Setup of run A:
// cordic_oscillator
module cordic_oscillator #(
    parameter SFIXED_WIDTH = 32,            
    parameter CORDIC_WIDTH = 16,            
    parameter SFIXED_TWO_PI = 32'h6487ED51,          
    parameter SFIXED_ZERO   = 32'd0,
    parameter CORDIC_GAIN   = 16'h26DD           
	 )(
    input  wire                      clk,
    input  wire                      rst,
    input  wire                      ce,
    input  wire signed [SFIXED_WIDTH-1:0] tuning_word,
    output wire signed [CORDIC_WIDTH-1:0] sin_out,
    output wire signed [CORDIC_WIDTH-1:0] cos_out,
    output wire                      valid_out
);
For scale: roughly 1000 flip-flops.
Settings: LEC_CHECK=0, ABC_AREA=1, CAP_MARGIN=20, CELL_PAD_IN_SITES_GLOBAL_PLACEMENT=1, CORE_MARGIN=2, CORE_UTILIZATION=36, CTS_CLUSTER_DIAMETER=125, GPL_ROUTABILITY_DRIVEN=1, GPL_TIMING_DRIVEN=0, MAX_ROUTING_LAYER=met4, PLACE_DENSITY_LB_ADDON=0.21, SETUP_SLACK_MARGIN=0.7, SLEW_MARGIN=20; clock period 8.41 ns.
run.sh (not shown) runs the stock make flow with config.mk's settings and CLKGATE_MAP_FILE=.
Run A was carried through to the last stage, and its layout satisfied the timing, DRC and antenna checks.
[inputs] run B vs run A
Settings: GPL_ROUTABILITY_DRIVEN removed (was 1); PLACE_DENSITY_LB_ADDON removed (was 0.21); CORE_UTILIZATION changed from 36 to 65; SETUP_SLACK_MARGIN removed (was 0.7); MAX_ROUTING_LAYER removed (was met4); CELL_PAD_IN_SITES_GLOBAL_PLACEMENT removed (was 1); CTS_CLUSTER_DIAMETER removed (was 125); GPL_TIMING_DRIVEN removed (was 0); ABC_AREA removed (was 1); the clock period (ns, I/O delays scaled along) changed from 8.41 to 5.08.
Findings:
Run B finished end to end and its layout was clean on timing, DRC and antenna. Run A: done, clean on timing, DRC and antenna. In the metrics for run A and run B, the one carrying the higher global-route usage is run B. Taking run A as the reference, in run B fraction of the mapped netlist area in adder cells grew by 0.39 points, count of inserted tapcells lost 1151. Instance area after placement shrinks by a few percent when moving from run A to run B. Relative to run A, initial standard-cell utilization of the core has increased by 29 points in run B. Looking at critical path class, the reg2reg result is from run B; the in2reg one comes from run A. Chip footprint delta (run B − run A): favourable.
What run C does differently from run B at the input level:
Settings: TNS_END_PERCENT newly set to 70; CTS_CLUSTER_SIZE newly set to 35; CORE_UTILIZATION changed from 65 to 70; CTS_CLUSTER_DIAMETER newly set to 268; the clock period (ns, I/O delays scaled along) changed from 5.08 to 2.62.
--- outcome ---
Run C is listed as incomplete: the tool reported an error in clock tree synthesis (4_1_cts) and the run ended there.
For placed cell area, dividing the value from run B by the value from run C gives 0.79.
Comparing the two runs side by side, run C comes out behind run B on estimated wirelength of the detail-placed design.
Run C ended with less die span in x than run B.

---

cordic_oscillator again, from the RTL that the note above started with.
clock: 3.99 ns
lec_check: 0
cap_margin: 20
core_margin: 2
core_utilization: 71
cts_cluster_diameter: 29
cts_cluster_size: 36
gpl_routability_driven: 1
setup_slack_margin: 0.6
slew_margin: 20
The first run did not get past global routing (ODB-0269).
Change:
Settings changed: CORE_UTILIZATION 71 to 70, CTS_CLUSTER_DIAMETER 29 to default, GPL_ROUTABILITY_DRIVEN 1 to default, SETUP_SLACK_MARGIN 0.6 to -0.27.
Clock period 3.99 ns to 3.47 ns, I/O delays scaled along.
Outcome: The new run completed, yet does not pass: negative setup slack. Synthesized area does not change. Die area rose slightly. Synthesized cell count is unchanged.
Change:
Settings changed: SETUP_SLACK_MARGIN -0.27 to -0.33.
Clock period 3.47 ns to 3.33 ns, I/O delays scaled along.
Outcome: With this change the flow never finished: it broke off in global routing; die size stays the same; area after synthesis stays the same; synthesized cell count does not change.

---

cordic_oscillator again, from the RTL that the note above started with.
==> flow/config.mk <==
export PLATFORM = sky130hd
export DESIGN_NAME = cordic_oscillator
export DESIGN_NICKNAME = cordic_oscillator
export VERILOG_FILES = /design/flow/design.v
export SDC_FILE = /design/flow/constraint.sdc
export NUM_CORES = 4
export LEC_CHECK = 0
export ABC_AREA = 1
export CAP_MARGIN = 0
export CORE_MARGIN = 2
export CORE_UTILIZATION = 72
export PLACE_DENSITY = 0.65
export SLEW_MARGIN = 20
==> flow/constraint.sdc <==
create_clock -name core_clock -period 3.73 [get_ports {clk}]
set_input_delay 0.7460 -clock core_clock [delete_from_list [all_inputs] [get_ports {clk}]]
set_output_delay 0.7460 -clock core_clock [all_outputs]
set_load 0.01 [all_outputs]
The first run ran to the end with violations: setup timing.
==> next run, changes <==
Settings changed: ABC_AREA 1 to unset, CAP_MARGIN 0 to 20, CORE_UTILIZATION 72 to 40, PLACE_DENSITY 0.65 to unset.
Clock period 3.73 ns to 5.5 ns, I/O delays scaled along.
- With this change the flow completed with no timing, DRC or antenna violations
- die area increases by well over a third
- worst hold slack gets better by 13 ps
- count of clock-buffer cells in the layout rose by 17
- worst setup slack gains 1200 ps
- wire length drops by a quarter to a third
==> next run, changes <==
Settings changed: CORE_UTILIZATION 40 to 26.
Clock period 5.5 ns to 6.56 ns, I/O delays scaled along.
The new run went through all stages and came out clean.
Final area came out higher by 0.60%.
Routed wire length drops by about 8%.
Die size increases by about 53%.
Core utilization went down by 15 points.
Global-route usage shrinks by 7.5 points.
First-iteration DRC count is lower by about 20%.
Non-clock buffer count decreases by 75.
Area after synthesis stays the same.
==> next run, changes <==
Settings changed: CORE_UTILIZATION 26 to 72, CTS_CLUSTER_SIZE set to 46, SETUP_SLACK_MARGIN set to -0.26.
Clock period 6.56 ns to 3.36 ns, I/O delays scaled along.
This time the run aborted during global routing with GRT-0116; synthesized area stays the same; synthesized cell count is unchanged; die area goes down by 64%.

---

Starting RTL as in the previous note.
Design cordic_oscillator, start of the top module:
module cordic_oscillator #(
    parameter SFIXED_WIDTH = 32,            
    parameter CORDIC_WIDTH = 16,            
    parameter SFIXED_TWO_PI = 32'h6487ED51,          
    parameter SFIXED_ZERO   = 32'd0,
    parameter CORDIC_GAIN   = 16'h26DD           
	 )(
    input  wire                      clk,
    input  wire                      rst,
    input  wire                      ce,
    input  wire signed [SFIXED_WIDTH-1:0] tuning_word,
    output wire signed [CORDIC_WIDTH-1:0] sin_out,
    output wire signed [CORDIC_WIDTH-1:0] cos_out,
    output wire                      valid_out
);
==> flow/config.mk <==
export PLATFORM = sky130hd
export DESIGN_NAME = cordic_oscillator
export DESIGN_NICKNAME = cordic_oscillator
export VERILOG_FILES = /design/flow/design.v
export SDC_FILE = /design/flow/constraint.sdc
export NUM_CORES = 4
export LEC_CHECK = 0
export CAP_MARGIN = 20
export CORE_MARGIN = 2
export CORE_UTILIZATION = 40
export SLEW_MARGIN = 20
==> flow/constraint.sdc <==
create_clock -name core_clock -period 5.08 [get_ports {clk}]
set_input_delay 1.0160 -clock core_clock [delete_from_list [all_inputs] [get_ports {clk}]]
set_output_delay 1.0160 -clock core_clock [all_outputs]
set_load 0.01 [all_outputs]
The first run produced a clean layout.
Change:
--- a/flow/config.mk
+++ b/flow/config.mk
@@ -7,5 +7,8 @@
 export LEC_CHECK = 0
 export CAP_MARGIN = 20
+export CELL_PAD_IN_SITES_GLOBAL_PLACEMENT = 3
 export CORE_MARGIN = 2
 export CORE_UTILIZATION = 40
+export CTS_CLUSTER_SIZE = 95
+export GPL_TIMING_DRIVEN = 0
 export SLEW_MARGIN = 20
==> flow/constraint.sdc (replaced) <==
create_clock -name core_clock -period 5.5 [get_ports {clk}]
set_input_delay 1.1000 -clock core_clock [delete_from_list [all_inputs] [get_ports {clk}]]
set_output_delay 1.1000 -clock core_clock [all_outputs]
set_load 0.01 [all_outputs]
Effect: Die area is unchanged; cell count came out lower by 0.87%; core utilization came out lower by 0.71 points.
Change:
--- a/flow/config.mk
+++ b/flow/config.mk
@@ -7,8 +7,5 @@
 export LEC_CHECK = 0
 export CAP_MARGIN = 20
-export CELL_PAD_IN_SITES_GLOBAL_PLACEMENT = 3
 export CORE_MARGIN = 2
-export CORE_UTILIZATION = 40
-export CTS_CLUSTER_SIZE = 95
-export GPL_TIMING_DRIVEN = 0
+export CORE_UTILIZATION = 66
 export SLEW_MARGIN = 20
==> flow/constraint.sdc (replaced) <==
create_clock -name core_clock -period 4.25 [get_ports {clk}]
set_input_delay 0.8500 -clock core_clock [delete_from_list [all_inputs] [get_ports {clk}]]
set_output_delay 0.8500 -clock core_clock [all_outputs]
set_load 0.01 [all_outputs]
The new run passed the timing, DRC and antenna checks.
Routed wire length falls by 6.8%.
Core utilization rises by 31 points.
Synthesized area does not change.
Clock-buffer cell count falls by 15.
Global-route usage rises by 11 points.
First-iteration DRC count rises by 65%.
Worst hold slack is about the same.
Change:
--- a/flow/config.mk
+++ b/flow/config.mk
@@ -8,4 +8,5 @@
 export CAP_MARGIN = 20
 export CORE_MARGIN = 2
-export CORE_UTILIZATION = 66
+export CORE_UTILIZATION = 72
+export SETUP_SLACK_MARGIN = 0.62
 export SLEW_MARGIN = 20
=> The new run finished but fails on setup timing. Setup slack degrades by 0.36 ns. Sequential share of layout area drops by 1.9 points. Hold slack degrades by 0.045 ns. Global-route usage climbs by 5.7 points. Final area climbs by 9.4%. Count of clock-buffer cells in the layout shrinks by 2. Via count is higher by 18%. Flip-flop count is unchanged.
Change:
--- a/flow/config.mk
+++ b/flow/config.mk
@@ -9,4 +9,5 @@
 export CORE_MARGIN = 2
 export CORE_UTILIZATION = 72
-export SETUP_SLACK_MARGIN = 0.62
+export PLACE_DENSITY_LB_ADDON = 0.23
+export SETUP_SLACK_MARGIN = 1.49
 export SLEW_MARGIN = 20
==> flow/constraint.sdc (replaced) <==
create_clock -name core_clock -period 5.14 [get_ports {clk}]
set_input_delay 1.0280 -clock core_clock [delete_from_list [all_inputs] [get_ports {clk}]]
set_output_delay 1.0280 -clock core_clock [all_outputs]
set_load 0.01 [all_outputs]
What happened: The changed run finished clean; utilization shrinks by 0.71 points; die size stays the same; fmax goes down by a few percent; wire length came out higher slightly; area after synthesis stays the same; register-to-register slack gets better by 0.67 ns.

---

cordic_oscillator again, from the RTL that the note above started with.
Settings: LEC_CHECK=0, ABC_AREA=0, CAP_MARGIN=20, CELL_PAD_IN_SITES_DETAIL_PLACEMENT=2, CELL_PAD_IN_SITES_GLOBAL_PLACEMENT=3, CORE_MARGIN=2, CORE_UTILIZATION=49, GPL_ROUTABILITY_DRIVEN=1, GPL_TIMING_DRIVEN=1, SLEW_MARGIN=25, TNS_END_PERCENT=95; clock period 3.46 ns.
The first run ended with an error in global placement without I/O (3_1_place_gp_skip_io) (GPL-0301).
Edit:
Settings changed: ABC_AREA 0 to default, CELL_PAD_IN_SITES_DETAIL_PLACEMENT 2 to default, CELL_PAD_IN_SITES_GLOBAL_PLACEMENT 3 to default, CORE_UTILIZATION 49 to 70, CTS_CLUSTER_DIAMETER from default to 268, CTS_CLUSTER_SIZE from default to 35, GPL_ROUTABILITY_DRIVEN 1 to default, GPL_TIMING_DRIVEN 1 to default, SLEW_MARGIN 25 to 20, TNS_END_PERCENT 95 to default.
Clock period 3.46 ns to 2.66 ns, I/O delays scaled along.
Effect:
- Now the flow stopped in clock tree synthesis (4_1_cts)
- synthesized cell count is unchanged
- die size decreases by a quarter to a third
- area after synthesis stays the same
Edit:
Settings changed: CTS_CLUSTER_DIAMETER 268 to 351, CTS_CLUSTER_SIZE 35 to default, SETUP_SLACK_MARGIN from default to -0.33.
Clock period 2.66 ns to 3.47 ns, I/O delays scaled along.
This time the run completed and failed the layout checks on negative setup slack; synthesized cell count stays the same; die area is unchanged; synthesized area does not change.

---

## oak
cordic_oscillator again, from the RTL that the note above started with.
==> flow/design.v (excerpt) <==
module cordic_oscillator #(
    parameter SFIXED_WIDTH = 32,            
    parameter CORDIC_WIDTH = 16,            
    parameter SFIXED_TWO_PI = 32'h6487ED51,          
    parameter SFIXED_ZERO   = 32'd0,
    parameter CORDIC_GAIN   = 16'h26DD           
	 )(
    input  wire                      clk,
    input  wire                      rst,
    input  wire                      ce,
    input  wire signed [SFIXED_WIDTH-1:0] tuning_word,
    output wire signed [CORDIC_WIDTH-1:0] sin_out,
    output wire signed [CORDIC_WIDTH-1:0] cos_out,
    output wire                      valid_out
);
Settings: LEC_CHECK=0, ABC_AREA=1, CAP_MARGIN=20, CELL_PAD_IN_SITES_DETAIL_PLACEMENT=2, CELL_PAD_IN_SITES_GLOBAL_PLACEMENT=3, CORE_MARGIN=2, CORE_UTILIZATION=49, GPL_ROUTABILITY_DRIVEN=1, GPL_TIMING_DRIVEN=1, SLEW_MARGIN=25, TNS_END_PERCENT=95; clock period 3.46 ns.
oak is listed as incomplete: the tool reported an error in global placement without I/O (3_1_place_gp_skip_io) and the run ended there.
Input changes introduced in pine (baseline for comparison: oak):
- a deleted CELL_PAD_IN_SITES_DETAIL_PLACEMENT that had been 2
- a change of CAP_MARGIN from 20 to 0
- a deleted TNS_END_PERCENT that had been 95
- a deleted GPL_TIMING_DRIVEN that had been 1
- an added PLACE_DENSITY of 0.8
- a deleted GPL_ROUTABILITY_DRIVEN that had been 1
- a change of CORE_UTILIZATION from 49 to 72
- a change of SLEW_MARGIN from 25 to 20
- a deleted CELL_PAD_IN_SITES_GLOBAL_PLACEMENT that had been 3
- a change of the clock period (ns, I/O delays scaled along) from 3.46 to 3.73
Results
The layout from pine, despite a flow that completed every stage, fails the layout checks, with the failing checks listed as negative setup slack.
pine against oak: chip area shrank by about 30%; horizontal die size went down by 17%.
Proportion of register bits with asynchronous set or reset after synthesis: oak vs pine identical
Changes observed in pine relative to oak: die height dropped 66 um, gate count of the mapped netlist barely changed.

---

the reference run:
The RTL this note starts from:
==> flow/design.v <==
module cordic_pipelined #(
    parameter MODE                    = 0,      
    parameter STAGES                  = 16,
    parameter CORDIC_WIDTH            = 16,
    parameter CORDIC_INTERNAL_WIDTH   = 20,
    parameter SFIXED_ZERO             = 32'd0,
    parameter SFIXED_PI               = 32'h3243F6A8,
    parameter SFIXED_PI_OVER_2        = 32'h1921FB54,
    parameter SFIXED_TWO_PI           = 32'h6487ED51
)(
    input  wire                                clk,
    input  wire                                rst,
    input  wire                                valid_in,
    input  wire  signed [CORDIC_WIDTH-1:0]      x_in,
    input  wire  signed [CORDIC_WIDTH-1:0]      y_in,
    input  wire  signed [CORDIC_INTERNAL_WIDTH-1:0] z_in,
    output reg                                 valid_out,
    output wire signed [CORDIC_WIDTH-1:0]      x_out,
    output wire signed [CORDIC_WIDTH-1:0]      y_out,
    output wire signed [CORDIC_WIDTH-1:0]      z_out
);
    wire signed [31:0] ANGLES [0:31];
    assign ANGLES[0]  = 32'h0000C90F;
    assign ANGLES[1]  = 32'h000076B1;
    assign ANGLES[2]  = 32'h00003EB6;
    assign ANGLES[3]  = 32'h00001FD5;
    assign ANGLES[4]  = 32'h00000FFA;
	 assign ANGLES[5]  = 32'h000007FF;
    assign ANGLES[6]  = 32'h000003FF;
    assign ANGLES[7]  = 32'h000001FF;
    assign ANGLES[8]  = 32'h000000FF;
    assign ANGLES[9]  = 32'h0000007F;
    assign ANGLES[10] = 32'h0000003F;
    assign ANGLES[11] = 32'h0000001F;
	  assign ANGLES[12] = 32'h0000000F;
    assign ANGLES[13] = 32'h00000007;
    assign ANGLES[14] = 32'h00000003;
    assign ANGLES[15] = 32'h00000001;
    assign ANGLES[16] = 32'h00000000;
    assign ANGLES[17] = 32'h00000000;
    assign ANGLES[18] = 32'h00000000;
	  assign ANGLES[19] = 32'h00000000;
    assign ANGLES[20] = 32'h00000000;
    assign ANGLES[21] = 32'h00000000;
    assign ANGLES[22] = 32'h00000000;
    assign ANGLES[23] = 32'h00000000;
    assign ANGLES[24] = 32'h00000000;
    assign ANGLES[25] = 32'h00000000;
    assign ANGLES[26] = 32'h00000000;
    assign ANGLES[27] = 32'h00000000;
	  assign ANGLES[28] = 32'h00000000;
    assign ANGLES[29] = 32'h00000000;
    assign ANGLES[30] = 32'h00000000;
    assign ANGLES[31] = 32'h00000000;
	  reg signed [CORDIC_INTERNAL_WIDTH-1:0] x_pipe [0:STAGES];
    reg signed [CORDIC_INTERNAL_WIDTH-1:0] y_pipe [0:STAGES];
    reg signed [CORDIC_INTERNAL_WIDTH-1:0] z_pipe [0:STAGES];
    reg [1:0]  quadrant_stages [0:STAGES];
    reg        valid_pipe      [0:STAGES];
    reg signed [CORDIC_INTERNAL_WIDTH-1:0] x_corrected,y_corrected,z_wrapped;
    localparam [31:0] PI_SH         = SFIXED_PI        >> 12;
    localparam [31:0] PI_OVER_2_SH  = SFIXED_PI_OVER_2 >> 12;
    localparam [31:0] TWO_PI_SH     = SFIXED_TWO_PI    >> 12;
    localparam signed [CORDIC_INTERNAL_WIDTH-1:0] Z_ZERO      = 0;
    localparam signed [CORDIC_INTERNAL_WIDTH-1:0] Z_PI        = PI_SH[CORDIC_INTERNAL_WIDTH-1:0];
    localparam signed [CORDIC_INTERNAL_WIDTH-1:0] Z_PI_OVER_2 = PI_OVER_2_SH[CORDIC_INTERNAL_WIDTH-1:0];
    localparam signed [CORDIC_INTERNAL_WIDTH-1:0] Z_TWO_PI    = TWO_PI_SH[CORDIC_INTERNAL_WIDTH-1:0];
    always @(posedge clk) begin
      if (rst) begin
         x_pipe[0] <= 0; y_pipe[0] <= 0; z_pipe[0] <= 0;
         quadrant_stages[0] <= 2'b00;
         valid_pipe[0] <= 0;
      end else begin
         z_wrapped = z_in;
         if (z_wrapped >  Z_PI)   z_wrapped =  z_wrapped-Z_TWO_PI;
         else if (z_wrapped <= -Z_PI) z_wrapped =  z_wrapped+Z_TWO_PI;
         if((z_wrapped>=Z_ZERO)&&(z_wrapped<=Z_PI_OVER_2)) begin
            quadrant_stages[0]<=2'b00;  z_pipe[0]<=z_wrapped;
         end
			else if((z_wrapped>Z_PI_OVER_2)&&((z_wrapped<=Z_PI)||(z_wrapped>= -Z_PI_OVER_2))) begin
            quadrant_stages[0]<=2'b01;  z_pipe[0]<=Z_PI-z_wrapped;
         end
         else if((z_wrapped<Z_ZERO)&&(z_wrapped>=-Z_PI_OVER_2)) begin
            quadrant_stages[0]<=2'b11;  z_pipe[0]<= -z_wrapped;
         end
			else begin
            quadrant_stages[0]<=2'b10;  z_pipe[0]<= -(Z_PI+z_wrapped);
         end
         x_pipe[0] <= {{(CORDIC_INTERNAL_WIDTH-CORDIC_WIDTH){x_in[CORDIC_WIDTH-1]}},x_in};
         y_pipe[0] <= {{(CORDIC_INTERNAL_WIDTH-CORDIC_WIDTH){y_in[CORDIC_WIDTH-1]}},y_in};
         valid_pipe[0] <= valid_in;
      end
   end
   genvar i;
   generate
      for (i=0; i<STAGES; i=i+1) begin : STAGES_GEN
         reg signed [CORDIC_INTERNAL_WIDTH-1:0] angle, dx, dy;
         reg sigma;
         always @(posedge clk) begin
           angle = ANGLES[i];
           sigma = (MODE==0) ? z_pipe[i][CORDIC_INTERNAL_WIDTH-1] : y_pipe[i][CORDIC_INTERNAL_WIDTH-1];
            dx    = (y_pipe[i] >>> i);
            dy    = (x_pipe[i] >>> i);
            if (sigma==0) begin
               x_pipe[i+1] <= x_pipe[i] - dx;
               y_pipe[i+1] <= y_pipe[i] + dy;
               z_pipe[i+1] <= z_pipe[i] - angle;
            end else begin
              x_pipe[i+1] <= x_pipe[i] + dx;
               y_pipe[i+1] <= y_pipe[i] - dy;
               z_pipe[i+1] <= z_pipe[i] + angle;
            end
            valid_pipe[i+1]      <= rst ? 1'b0 : valid_pipe[i];
            quadrant_stages[i+1] <= quadrant_stages[i];
         end
      end
   endgenerate
	 always @(posedge clk) begin
      case(quadrant_stages[STAGES])
         2'b00:  begin x_corrected <=  x_pipe[STAGES]; y_corrected <= y_pipe[STAGES]; end
         2'b11:  begin x_corrected <=  x_pipe[STAGES]; y_corrected <= -y_pipe[STAGES];end
         default:begin x_corrected <= -x_pipe[STAGES]; y_corrected <=  y_pipe[STAGES];end
      endcase
      valid_out <= rst ? 1'b0 : valid_pipe[STAGES];
   end
   assign x_out = x_corrected[CORDIC_WIDTH-1:0];
   assign y_out = y_corrected[CORDIC_WIDTH-1:0];
   assign z_out = z_pipe[STAGES][CORDIC_WIDTH-1:0];
endmodule
module cordic_oscillator #(
    parameter SFIXED_WIDTH = 32,            
    parameter CORDIC_WIDTH = 16,            
    parameter SFIXED_TWO_PI = 32'h6487ED51,          
    parameter SFIXED_ZERO   = 32'd0,
    parameter CORDIC_GAIN   = 16'h26DD           
	 )(
    input  wire                      clk,
    input  wire                      rst,
    input  wire                      ce,
    input  wire signed [SFIXED_WIDTH-1:0] tuning_word,
    output wire signed [CORDIC_WIDTH-1:0] sin_out,
    output wire signed [CORDIC_WIDTH-1:0] cos_out,
    output wire                      valid_out
);
    reg signed [SFIXED_WIDTH-1:0] phase_acc;
    reg signed [SFIXED_WIDTH-1:0] next_phase;
    localparam signed [SFIXED_WIDTH-1:0] TWO_PI_S = SFIXED_TWO_PI;
    always @(posedge clk) begin
        if (rst) begin
            phase_acc <= {SFIXED_WIDTH{1'b0}};
        end
		  else if (ce) begin
            next_phase = phase_acc + tuning_word;
            if (next_phase >= TWO_PI_S)
                phase_acc <= next_phase - TWO_PI_S;
            else if (next_phase < 0)
                phase_acc <= next_phase + TWO_PI_S;
            else
                phase_acc <= next_phase;
        end
    end
    wire signed [CORDIC_WIDTH-1:0] x_fixed  = CORDIC_GAIN;   
    wire signed [CORDIC_WIDTH-1:0] y_fixed  = {CORDIC_WIDTH{1'b0}};
    wire signed [CORDIC_WIDTH-1:0] x_out;
    wire signed [CORDIC_WIDTH-1:0] y_out;
    wire        valid_pipe;
	 cordic_pipelined cordic_inst (
        .clk       (clk),
        .rst       (rst),
        .x_in      (x_fixed),
        .y_in      (y_fixed),
        .z_in      (phase_acc[31:12]),
        .x_out     (x_out),
        .y_out     (y_out),
        .z_out     (),           
        .valid_in  (1'b1),
        .valid_out (valid_pipe)
    );
    assign sin_out   = y_out;
    assign cos_out   = x_out;
    assign valid_out = valid_pipe;
endmodule
==> flow/config.mk <==
export PLATFORM = sky130hd
export DESIGN_NAME = cordic_oscillator
export DESIGN_NICKNAME = cordic_oscillator
export VERILOG_FILES = /design/flow/design.v
export SDC_FILE = /design/flow/constraint.sdc
export NUM_CORES = 4
export LEC_CHECK = 0
export ABC_AREA = 1
export CAP_MARGIN = 20
export CELL_PAD_IN_SITES_GLOBAL_PLACEMENT = 0
export CORE_ASPECT_RATIO = 1.69
export CORE_MARGIN = 2
export CORE_UTILIZATION = 40
export CTS_CLUSTER_SIZE = 95
export GPL_ROUTABILITY_DRIVEN = 0
export GPL_TIMING_DRIVEN = 0
export HOLD_SLACK_MARGIN = 0.14
export MAX_ROUTING_LAYER = met4
export MIN_ROUTING_LAYER = met1
export SLEW_MARGIN = 10
==> flow/constraint.sdc <==
create_clock -name core_clock -period 5.5 [get_ports {clk}]
set_input_delay 1.1000 -clock core_clock [delete_from_list [all_inputs] [get_ports {clk}]]
set_output_delay 1.1000 -clock core_clock [all_outputs]
set_load 0.01 [all_outputs]
[inputs] the trial run vs the reference run
# the reference run
export LEC_CHECK = 0
export ABC_AREA = 1
export CAP_MARGIN = 20
export CELL_PAD_IN_SITES_GLOBAL_PLACEMENT = 0
export CORE_ASPECT_RATIO = 1.69
export CORE_MARGIN = 2
export CORE_UTILIZATION = 40
export CTS_CLUSTER_SIZE = 95
export GPL_ROUTABILITY_DRIVEN = 0
export GPL_TIMING_DRIVEN = 0
export HOLD_SLACK_MARGIN = 0.14
export MAX_ROUTING_LAYER = met4
export MIN_ROUTING_LAYER = met1
export SLEW_MARGIN = 10
create_clock -name core_clock -period 5.5 [get_ports {clk}]
# the trial run
export LEC_CHECK = 0
export ABC_AREA = 1
export CAP_MARGIN = 20
export CELL_PAD_IN_SITES_GLOBAL_PLACEMENT = 0
export CORE_ASPECT_RATIO = 1.69
export CORE_MARGIN = 2
export CORE_UTILIZATION = 40
export CTS_CLUSTER_SIZE = 95
export GPL_ROUTABILITY_DRIVEN = 0
export GPL_TIMING_DRIVEN = 0
export MAX_ROUTING_LAYER = met4
export MIN_ROUTING_LAYER = met1
export SLEW_MARGIN = 10
create_clock -name core_clock -period 5.5 [get_ports {clk}]
Results
- Pre-CTS setup slack came out exactly the same in the reference run and the trial run.
- From the reference run to the trial run, highest clock frequency the design can meet did not move at all.
- Looking at the reference run and the trial run, the final cell count is a wash.
